== job 9247 ==
// EX
module EX (
    input clk,
    input rst_n,
    input en,
    input stage_ID_EX__EX_regwrite,
    input stage_ID_EX__EX_memtoreg,
    input stage_ID_EX__EX_memread,
    input stage_ID_EX__EX_memwrite,
    input stage_ID_EX__EX_alusrc,
    input [1:0] stage_ID_EX__EX_aluop,
    input stage_ID_EX__EX_regdst,
    input stage_ID_EX__EX_sys_en,
    input [31:0]stage_ID_EX__EX_rs_data,
    input [31:0]stage_ID_EX__EX_rt_data,
    input [4:0]stage_ID_EX__EX_rs_id,
    input [4:0]stage_ID_EX__EX_rt_id,
    input [4:0]stage_ID_EX__EX_rd_id,
    input [31:0]stage_ID_EX__EX_sign_ext,
    input [2:0]stage_ID_EX__EX_funct3,
    input sys__EX_done,
    output reg stage_EX_MEM__MEM_regwrite,
    output reg stage_EX_MEM__MEM_memtoreg,
    output reg stage_EX_MEM__MEM_memread,
    output reg stage_EX_MEM__MEM_memwrite,
    output reg [31:0] stage_EX_MEM__MEM_alures,
    output reg [31:0] stage_EX_MEM__MEM_store_data,
    output reg [4:0]  stage_EX_MEM__MEM_rd_id,
    output EX__HDUbr_regwrite,
    output EX__HDU_memread,
    output [4:0] EX__HDU_HDUbr_rd_id,
    output reg  EX_stall_for_sys,
    input  FU__EX_rs_wb,
    input  FU__EX_rs_mem,
    input  FU__EX_rt_wb,
    input  FU__EX_rt_mem,
    input [31:0]  WB__EX_for_help,
    input [31:0]  MEM__EX_for_help
);
make LEC_CHECK=0 CAP_MARGIN=20 CORE_ASPECT_RATIO=0.5 CORE_MARGIN=2 CORE_UTILIZATION=72 CTS_CLUSTER_DIAMETER=287 CTS_CLUSTER_SIZE=100 SETUP_SLACK_MARGIN=1.95 SLEW_MARGIN=20 finish   # period 6.58 ns
run.sh (not shown) runs the stock make flow with config.mk's settings and CLKGATE_MAP_FILE=.
Job 9247 did not finish; the tool stopped in clock tree synthesis with error DPL-0038.
The following lists how job 5909 was set up differently from job 9247:
Settings: CORE_UTILIZATION changed from 72 to 40; SETUP_SLACK_MARGIN removed (was 1.95); CTS_CLUSTER_SIZE changed from 100 to 17; CTS_CLUSTER_DIAMETER changed from 287 to 204; the clock period (ns, I/O delays scaled along) changed from 6.58 to 5.2.
## What came out
- Job 5909 finished all stages; the layout is clean.
- Comparing number of rows created at floorplan for job 9247 and job 5909, the bigger number came from job 5909.
- Between job 9247 and job 5909, area of placed instances increased.
- Quantity of I/O buffers inserted on ports came out exactly the same in job 9247 and job 5909.
- Job 5909 vs. job 9247: core area went up by 82%.
- Comparing job 5909 against job 9247, there is no change at all in tally of unique sky130hd cells used after synthesis.
- Cell count after placement (job 9247 / job 5909): 0.848
- Compared with job 9247, job 5909 shows a final estimated routing congestion in global placement that is about 20% lower.
- Delta (job 5909 minus job 9247): worst setup slack after placement went down by 0.84 ns; die area rose by about 80%.
- As far as per-instance average area after synthesis goes, job 9247 and job 5909 are indistinguishable; the numbers are identical.
- Relative to job 9247, the width of the die measured on job 5909 has increased by more than a quarter.
For job 3347, these inputs were changed with respect to job 5909:
Settings: putting ABC_AREA at 1 where nothing was set; clearing CORE_ASPECT_RATIO, which used to be 0.5; clearing CTS_CLUSTER_DIAMETER, which used to be 204; swapping 40 for 64 in CORE_UTILIZATION; swapping 17 for 100 in CTS_CLUSTER_SIZE; swapping 5.2 for 4.47 in the clock period (ns, I/O delays scaled along).
The flow ended early for job 3347: it failed with a tool error in global routing.
Re summed standard-cell area reported by yosys: job 3347 and job 5909 aren't equal, and the lower value belongs to job 3347.
Share of synthesized cell area in full adder, half adder and majority cells essentially unchanged between job 3347 and job 5909.
Of job 3347 and job 5909, the run reporting the higher number of distinct library cells after synthesis was job 5909.
Delta(xor/xnor cell area share of the yosys netlist, job 3347 - job 5909) < 0
Number of instances in the synthesized netlist (job 3347 over job 5909): increase, 573
Edits applied to the flow inputs when going from job 3347 to job 4659:
Settings: CORE_UTILIZATION changed from 64 to 72; CTS_CLUSTER_DIAMETER newly set to 371; TNS_END_PERCENT newly set to 20.
==> results <==
- Job 4659 -> job 3347: number of top-level design ports delta 0, exact match
- Changes observed in job 4659 relative to job 3347: synthesized netlist cell count was more or less identical; aoi/oai-family share of the synthesized area about even; effective utilization at floorplan climbed 8.2 points.
- Job 4659: it failed with a tool error in global placement, so there are no final results.

* * *

Setup of run 1:
The RTL this note starts from:
==> flow/design.v <==
module EX (
    input clk,
    input rst_n,
    input en,
    input stage_ID_EX__EX_regwrite,
    input stage_ID_EX__EX_memtoreg,
    input stage_ID_EX__EX_memread,
    input stage_ID_EX__EX_memwrite,
    input stage_ID_EX__EX_alusrc,
    input [1:0] stage_ID_EX__EX_aluop,
    input stage_ID_EX__EX_regdst,
    input stage_ID_EX__EX_sys_en,
    input [31:0]stage_ID_EX__EX_rs_data,
    input [31:0]stage_ID_EX__EX_rt_data,
    input [4:0]stage_ID_EX__EX_rs_id,
    input [4:0]stage_ID_EX__EX_rt_id,
    input [4:0]stage_ID_EX__EX_rd_id,
    input [31:0]stage_ID_EX__EX_sign_ext,
    input [2:0]stage_ID_EX__EX_funct3,
    input sys__EX_done,
    output reg stage_EX_MEM__MEM_regwrite,
    output reg stage_EX_MEM__MEM_memtoreg,
    output reg stage_EX_MEM__MEM_memread,
    output reg stage_EX_MEM__MEM_memwrite,
    output reg [31:0] stage_EX_MEM__MEM_alures,
    output reg [31:0] stage_EX_MEM__MEM_store_data,
    output reg [4:0]  stage_EX_MEM__MEM_rd_id,
    output EX__HDUbr_regwrite,
    output EX__HDU_memread,
    output [4:0] EX__HDU_HDUbr_rd_id,
    output reg  EX_stall_for_sys,
    input  FU__EX_rs_wb,
    input  FU__EX_rs_mem,
    input  FU__EX_rt_wb,
    input  FU__EX_rt_mem,
    input [31:0]  WB__EX_for_help,
    input [31:0]  MEM__EX_for_help
);
localparam S0 = 0;  
localparam S1 = 1;  
wire [31:0] FMP1_out_rs;
wire [31:0] FMP1_out_rt;
wire [31:0] FMP2_out_rs;
wire [31:0] FMP2_out_rt;
wire [31:0] alu_in_rs;
wire [31:0] alu_in_rt;
reg  [31:0] alu_res;
assign FMP1_out_rs = (FU__EX_rs_wb)?WB__EX_for_help:stage_ID_EX__EX_rs_data;
assign FMP1_out_rt = (FU__EX_rt_wb)?WB__EX_for_help:stage_ID_EX__EX_rt_data;
assign FMP2_out_rs = (FU__EX_rs_mem)?MEM__EX_for_help:FMP1_out_rs;
assign FMP2_out_rt = (FU__EX_rt_mem)?MEM__EX_for_help:FMP1_out_rt;
assign alu_in_rs = FMP2_out_rs;
assign alu_in_rt = (stage_ID_EX__EX_alusrc)?stage_ID_EX__EX_sign_ext:FMP2_out_rt;
always@* begin
    case ({stage_ID_EX__EX_aluop,stage_ID_EX__EX_funct3})
        5'b00000: alu_res = alu_in_rs+alu_in_rt;
        5'b01000: alu_res = alu_in_rs+alu_in_rt;
        5'b10000: alu_res = alu_in_rs-alu_in_rt;
        5'b01001: alu_res = alu_in_rs<<alu_in_rt[4:0];
        5'b01101: alu_res = alu_in_rs>>alu_in_rt[4:0];
        5'b10101: alu_res = $signed(alu_in_rs)>>>alu_in_rt[4:0];
        5'b01100: alu_res = alu_in_rs^alu_in_rt;
        5'b01110: alu_res = alu_in_rs|alu_in_rt;
        5'b01111: alu_res = alu_in_rs&alu_in_rt;
        default: alu_res = 32'b0;   
    endcase
end
reg curr_state , next_state;
always@(posedge clk) begin
    if (!rst_n) begin
        curr_state <= 0;
    end
    else begin
        curr_state <= next_state;
    end
end
always@* begin
    next_state = curr_state;
    EX_stall_for_sys = 0;
    case(curr_state) 
        S0: begin
                if (stage_ID_EX__EX_sys_en) begin
                    next_state = S1;
                    EX_stall_for_sys = 1;
                end
        end
        S1: begin
                if(!sys__EX_done)
                    EX_stall_for_sys = 1;
                else begin
                    EX_stall_for_sys = 0;
                    next_state = S0;
                end
        end
    endcase
end
always@(posedge clk) begin
    if(!rst_n) begin
        stage_EX_MEM__MEM_regwrite <= 0;
        stage_EX_MEM__MEM_memtoreg <= 0;
        stage_EX_MEM__MEM_memread <= 0;
        stage_EX_MEM__MEM_memwrite <= 0;
        stage_EX_MEM__MEM_alures <= 0;
        stage_EX_MEM__MEM_store_data <= 0;
        stage_EX_MEM__MEM_rd_id <= 0;
    end
    else begin
        if(en) begin
            stage_EX_MEM__MEM_regwrite <= EX_stall_for_sys?0:stage_ID_EX__EX_regwrite;
            stage_EX_MEM__MEM_memtoreg <= EX_stall_for_sys?0:stage_ID_EX__EX_memtoreg;
            stage_EX_MEM__MEM_memread  <= EX_stall_for_sys?0:stage_ID_EX__EX_memread;
            stage_EX_MEM__MEM_memwrite <= EX_stall_for_sys?0:stage_ID_EX__EX_memwrite;
            stage_EX_MEM__MEM_alures   <= alu_res;
            stage_EX_MEM__MEM_store_data <= FMP2_out_rt;
            stage_EX_MEM__MEM_rd_id      <= stage_ID_EX__EX_regdst?stage_ID_EX__EX_rd_id:stage_ID_EX__EX_rt_id; 
        end
    end
end
assign EX__HDU_HDUbr_rd_id = stage_ID_EX__EX_regdst?stage_ID_EX__EX_rd_id:stage_ID_EX__EX_rt_id;
assign EX__HDU_memread = stage_ID_EX__EX_memread;
assign EX__HDUbr_regwrite = stage_ID_EX__EX_regwrite;
endmodule
make LEC_CHECK=0 ABC_AREA=1 CAP_MARGIN=20 CORE_MARGIN=2 CORE_UTILIZATION=40 SLEW_MARGIN=20 finish   # period 8.66 ns
The final layout from run 1, which completed every stage, passed the timing, DRC and antenna checks at the end of the flow.
What run 2 does differently from run 1 at the input level:
--- a/flow/config.mk
+++ b/flow/config.mk
@@ -8 +7,0 @@
-export ABC_AREA = 1
==> flow/constraint.sdc <==
create_clock -name core_clock -period 5.2 [get_ports {clk}]
set_input_delay 1.0400 -clock core_clock [delete_from_list [all_inputs] [get_ports {clk}]]
set_output_delay 1.0400 -clock core_clock [all_outputs]
set_load 0.01 [all_outputs]
## What came out
Share of cell area taken by muxes after synthesis delta for run 2 relative to run 1: 20 points higher. Run 2 vs run 1 — met2 wire length rose 2.2 mm. Taking run 1 as the reference, in run 2 instance area after placement saw an increase, area of the mapped netlist rose by 93 um2, post-layout worst setup margin went down 1800 ps. [run 2] combinational gate count fell 24% relative to run 1. When run 2 is measured against run 1, its chip area line of the yosys report turns out about 0.7% higher. Higher clock-buffer cell count among run 2 and run 1: run 2. Diff run 1..run 2 | worst hold slack | negligible. The higher met3 global-route usage of run 2 and run 1 is in run 2.
Changes in run 3 relative to run 2:
--- a/flow/config.mk
+++ b/flow/config.mk
@@ -10 +10,2 @@
-export CORE_UTILIZATION = 40
+export CORE_UTILIZATION = 58
+export CTS_CLUSTER_DIAMETER = 44
@@ -11,0 +13 @@
+export TNS_END_PERCENT = 5
==> flow/constraint.sdc <==
create_clock -name core_clock -period 2.86 [get_ports {clk}]
set_input_delay 0.5720 -clock core_clock [delete_from_list [all_inputs] [get_ports {clk}]]
set_output_delay 0.5720 -clock core_clock [all_outputs]
set_load 0.01 [all_outputs]
Notes after the runs:
The sole clean run among run 3 and run 2 is run 2.
Run 3 is listed as incomplete: the tool reported an error in global routing (5_1_grt) and the run ended there.
Compare run 3 and run 2 | HPWL reported at the end of detailed placement lower: run 3
Compared with run 2, in run 3 area enclosed by the die boundary down 30%; area inside the core boundary shrank by 31%.
In the metrics for run 3 and run 2, the one carrying the higher number of cells upsized or downsized after cts is run 3.
What run 4 does differently from run 3 at the input level:
--- a/flow/config.mk
+++ b/flow/config.mk
@@ -10,2 +10,3 @@
-export CORE_UTILIZATION = 58
-export CTS_CLUSTER_DIAMETER = 44
+export CORE_UTILIZATION = 60
+export CTS_CLUSTER_DIAMETER = 315
+export PLACE_DENSITY = 0.37
@@ -13 +13,0 @@
-export TNS_END_PERCENT = 5
==> flow/constraint.sdc <==
create_clock -name core_clock -period 6.81 [get_ports {clk}]
set_input_delay 1.3620 -clock core_clock [delete_from_list [all_inputs] [get_ports {clk}]]
set_output_delay 1.3620 -clock core_clock [all_outputs]
set_load 0.01 [all_outputs]
[summary]
Run 4 ran to completion and came out clean on the timing, DRC and antenna checks. The floorplan core density reported for run 4 is greater than that of run 3 by 2.2 points. Summary: with run 3 as the reference, cell area reported after detailed placement in run 4 moved down by more than 10%. Number of buffers added for setup after CTS (lower): run 4. Summary of run 4 over run 3: post-placement worst setup slack +2340 ps, total placed cells including tap cells -449, post-synthesis chip area from yosys ~0 delta. Going from run 3 to run 4, quantity of gates resized following cts decreased 147; area of the die decreased 3.2%; number of core rows decreased 1.
Inputs modified between run 4 and run 5:
--- a/flow/config.mk
+++ b/flow/config.mk
@@ -10,3 +10 @@
-export CORE_UTILIZATION = 60
-export CTS_CLUSTER_DIAMETER = 315
-export PLACE_DENSITY = 0.37
+export CORE_UTILIZATION = 40
==> flow/constraint.sdc <==
create_clock -name core_clock -period 5.1 [get_ports {clk}]
set_input_delay 1.0200 -clock core_clock [delete_from_list [all_inputs] [get_ports {clk}]]
set_output_delay 1.0200 -clock core_clock [all_outputs]
set_load 0.01 [all_outputs]
[compare] base=run 4 new=run 5: required arrival time at the worst endpoint fell 1690 ps, overall die area increased by 49% relative to the old numbers.
Synthesized cell area: run 5 vs run 4 identical
Summary of the comparison: portion of total power attributed to the clock network is lower in run 5, relative to run 4.
Run 4 → run 5: sequential share of cell area decreased by 1.2 points relative to the old numbers, final cell count increased by 408 relative to the old numbers.
Run 4 and run 5 all finish clean.
Going from run 4 to run 5, detailed-router iteration count before antenna repair now smaller, overall global routing resource usage -8.6 points, met2 wire length up 23%.
Compared with run 4, in run 5 final worst setup slack dropped 280 ps, via count climbed 412.
No activity file was given, so power comes from the tool's default toggle rates.
